Setup of north:
// ALU_ft
module ALU_ft (
    input              clk,
    input              rst,
    input      [31:0]  A,
    input      [31:0]  B,
    input      [2:0]   ALUControl,
    output reg [31:0]  Result,
    output reg         Zero,
    output reg         Carry,
    output reg         OverFlow,
    output reg         Negative,
    output reg         fault_detected_out
);
clock: 3.22 ns
lec_check: 0
cap_margin: 30
core_margin: 2
core_utilization: 72
cts_cluster_diameter: 348
cts_cluster_size: 99
place_density: 0.77
setup_slack_margin: 0.51
slew_margin: 30
run.sh (not shown) runs the stock make flow with config.mk's settings and CLKGATE_MAP_FILE=.
Status(north) = ERROR, stage = 3_5_place_dp
Relative to north, the following input files were edited for south:
- removing CTS_CLUSTER_SIZE (formerly 99)
- removing CTS_CLUSTER_DIAMETER (formerly 348)
- removing PLACE_DENSITY (formerly 0.77)
- changing CORE_UTILIZATION from 72 to 40
- removing SETUP_SLACK_MARGIN (formerly 0.51)
- changing the clock period (ns, I/O delays scaled along) from 3.22 to 6.0
Notes after the runs:
Cell count after synthesis came out exactly the same in south and north. The higher weighted congestion reported at the end of routability-driven placement of south and north is in north. south against north: synthesized area did not really move, number of I/O port buffers ~0 delta. No stage failed in south, and the final checks on the layout all came back clean.
#### Input delta (east over south)
- MIN_ROUTING_LAYER newly set to met2
- CAP_MARGIN changed from 30 to 40
- CELL_PAD_IN_SITES_GLOBAL_PLACEMENT newly set to 2
- HOLD_SLACK_MARGIN newly set to 0.25
- TNS_END_PERCENT newly set to 25
- GPL_TIMING_DRIVEN newly set to 0
[summary]
Flow for east halted at 5_1_grt, error code GRT-0116.
south finished all stages; the layout is clean.
On number of ports placed on the die boundary, south and east are basically level.
Any difference in post-synthesis average cell area between east and south is small enough to ignore.
From south to east the numbers moved as follows: chip area in the Yosys report ~0 delta, worst slack at placement -2.23 ns.
south has lower weighted congestion at the end of routability-driven global placement than east.
Summary of the comparison: count of input and output buffers is lower in east, relative to south.
east has buffers inserted during post-CTS setup optimization above what south had.
Relative to south, the number of placed cells counting well taps measured on east has increased slightly.
Detailed placer's ending HPWL on east is up relative to south.
Status: chip area parity (south, east)
What west does differently from east at the input level:
- clearing HOLD_SLACK_MARGIN, which used to be 0.25
- putting CTS_CLUSTER_SIZE at 37 where nothing was set
- swapping 40 for 30 in CAP_MARGIN
- clearing MIN_ROUTING_LAYER, which used to be met2
- putting SETUP_SLACK_MARGIN at -0.34 where nothing was set
- clearing CELL_PAD_IN_SITES_GLOBAL_PLACEMENT, which used to be 2
- clearing GPL_TIMING_DRIVEN, which used to be 0
- clearing TNS_END_PERCENT, which used to be 25
- swapping 40 for 65 in CORE_UTILIZATION
- swapping 6.0 for 4.45 in the clock period (ns, I/O delays scaled along)
Notes after the runs:
- west finished every stage; the final checks, however, were not passed, the failures being setup timing.
- west and east ended up with nearly the same area after synthesis.
- From west to east, xor-xnor portion of the synthesized cell area did not move at all.
- Diff west..east | CTS H-tree depth | unchanged
- Per the comparison of west with east, instance count after placement with tap cells included climbed 45; global placer's final weighted congestion dropped 2.3%.
- [west vs east] standard cell area after detailed placement: higher in west
- Row die area: west lower / east higher
> inputs changed (west -> middle)
- CTS_CLUSTER_SIZE removed (was 37)
- CORE_UTILIZATION changed from 65 to 70
- SETUP_SLACK_MARGIN changed from -0.34 to 0.24
- the clock period (ns, I/O delays scaled along) changed from 4.45 to 1.88
## What came out
middle did not finish: a tool error stopped it during 4_1_cts. middle vs. west: worst-case setup slack after placement went down by 2.11 ns. Of west and middle, the run reporting the higher final estimated routing congestion in global placement was middle. west → middle: number of standard-cell rows in the floorplan fell 2; die width moved down. west → middle: die height lower; die area went down 7.0%. Core utilization before placement for middle: 5.4 points up relative to west. west -> middle: synthesized area delta 0, exact match. middle vs west: post-placement cell count up.

Setup of run 1:
Starting RTL as in the previous note.
// ALU_ft
module ALU_ft (
    input              clk,
    input              rst,
    input      [31:0]  A,
    input      [31:0]  B,
    input      [2:0]   ALUControl,
    output reg [31:0]  Result,
    output reg         Zero,
    output reg         Carry,
    output reg         OverFlow,
    output reg         Negative,
    output reg         fault_detected_out
);
clock: 3.31 ns
lec_check: 0
abc_area: 1
cap_margin: 30
core_margin: 2
core_utilization: 60
cts_cluster_diameter: 298
cts_cluster_size: 100
place_density: 0.37
slew_margin: 30
tns_end_percent: 10
From the logs: run 1 reached the end of the flow and failed the layout checks with setup timing.
Modified inputs, run 2 compared to run 1
- CTS_CLUSTER_DIAMETER now 348, was 298
- TNS_END_PERCENT no longer set, was 10
- CTS_CLUSTER_SIZE now 99, was 100
- ABC_AREA no longer set, was 1
- CORE_UTILIZATION now 72, was 60
- PLACE_DENSITY no longer set, was 0.37
- the clock period (ns, I/O delays scaled along) now 3.22, was 3.31
Results
FAIL run 2 @ detailed placement (3_5_place_dp): tool exited with error
Measured against run 1, the mean instance size in the synthesized netlist of run 2 comes out at 1.4 times the reference value.
Synthesized net count went down by more than 10% going from run 1 to run 2.
In the tables for run 2 and run 1, multiplexer share of the synthesized area reads lower with run 1.
[compare] base=run 1 new=run 2: post-synthesis share of cell area spent on and, or, nand and nor gates down 27 points, proportion of synthesized chip area in sequential cells now smaller, number of rows created at floorplan saw a decrease, area reported by Yosys stat rose 3.8%.
[compare] base=run 1 new=run 2: total die size down about 13%, synthesized cell count decreased about 23%.
The following lists how run 3 was set up differently from run 2:
- CORE_UTILIZATION now 63, was 72
- CTS_CLUSTER_DIAMETER now 332, was 348
- CTS_CLUSTER_SIZE now 100, was 99
- the clock period (ns, I/O delays scaled along) now 6.0, was 3.22
Notes after the runs:
- Having completed the whole flow, run 3 delivered a layout that passed the timing, DRC and antenna checks.
- Run 3 against run 2: die outline area moved up, width of the die shows an increase of 9.3 um, number of port buffers comparable.
Modified inputs, run 4 compared to run 3
- changing CTS_CLUSTER_SIZE from 100 to 89
- setting CELL_PAD_IN_SITES_GLOBAL_PLACEMENT to 2 for the first time
- setting CORE_ASPECT_RATIO to 0.5 for the first time
- setting TNS_END_PERCENT to 15 for the first time
- setting ABC_AREA to 1 for the first time
- setting GPL_ROUTABILITY_DRIVEN to 0 for the first time
- changing CORE_UTILIZATION from 63 to 37
## What came out
- Die area on run 4 is up relative to run 3.
- Relative to run 3, data arrival time at the worst-slack endpoint has gone down in run 4.
- Run 4 ends up with a clock-buffer cell count that is 1 higher than in run 3.
- STATUS design area: run 4 wins against run 3
- Run 4 vs run 3: later-pin clock latency in the skew report down in run 4
- Vias after detailed routing of run 4 falls short of that of run 3 by a few percent.
- Maximum clock skew at final layout across run 4 and run 3: no real change.
- Compared with run 3, run 4 shows a count of different cell masters after synthesis that is 36 lower.
The inputs of run 5 differ from those of run 4 as listed below.
- a deleted CELL_PAD_IN_SITES_GLOBAL_PLACEMENT that had been 2
- a deleted CTS_CLUSTER_SIZE that had been 89
- a deleted CTS_CLUSTER_DIAMETER that had been 332
- a deleted TNS_END_PERCENT that had been 15
- a deleted ABC_AREA that had been 1
- a deleted CORE_ASPECT_RATIO that had been 0.5
- a deleted GPL_ROUTABILITY_DRIVEN that had been 0
- a change of CORE_UTILIZATION from 37 to 65
- a change of the clock period (ns, I/O delays scaled along) from 6.0 to 4.7
[summary]
Run 5: all stages done; final checks FAILED (setup timing).
Re overall routing resource usage: run 4 and run 5 aren't equal, and the higher value belongs to run 5.
Later-pin clock latency in the skew report, run 4 and run 5: lower on run 4
Clock buffer and inverter area fraction after layout came out lower on run 5 than on run 4.
Number of top-level design ports essentially unchanged between run 5 and run 4.
From run 4 to run 5 the numbers moved as follows: flop share of the area went down 3.2 points; floorplan-stage core utilization went up 28 points; final design instance area without fill went up 0.0031 mm2; number of nets in the finished design went down about 8%.
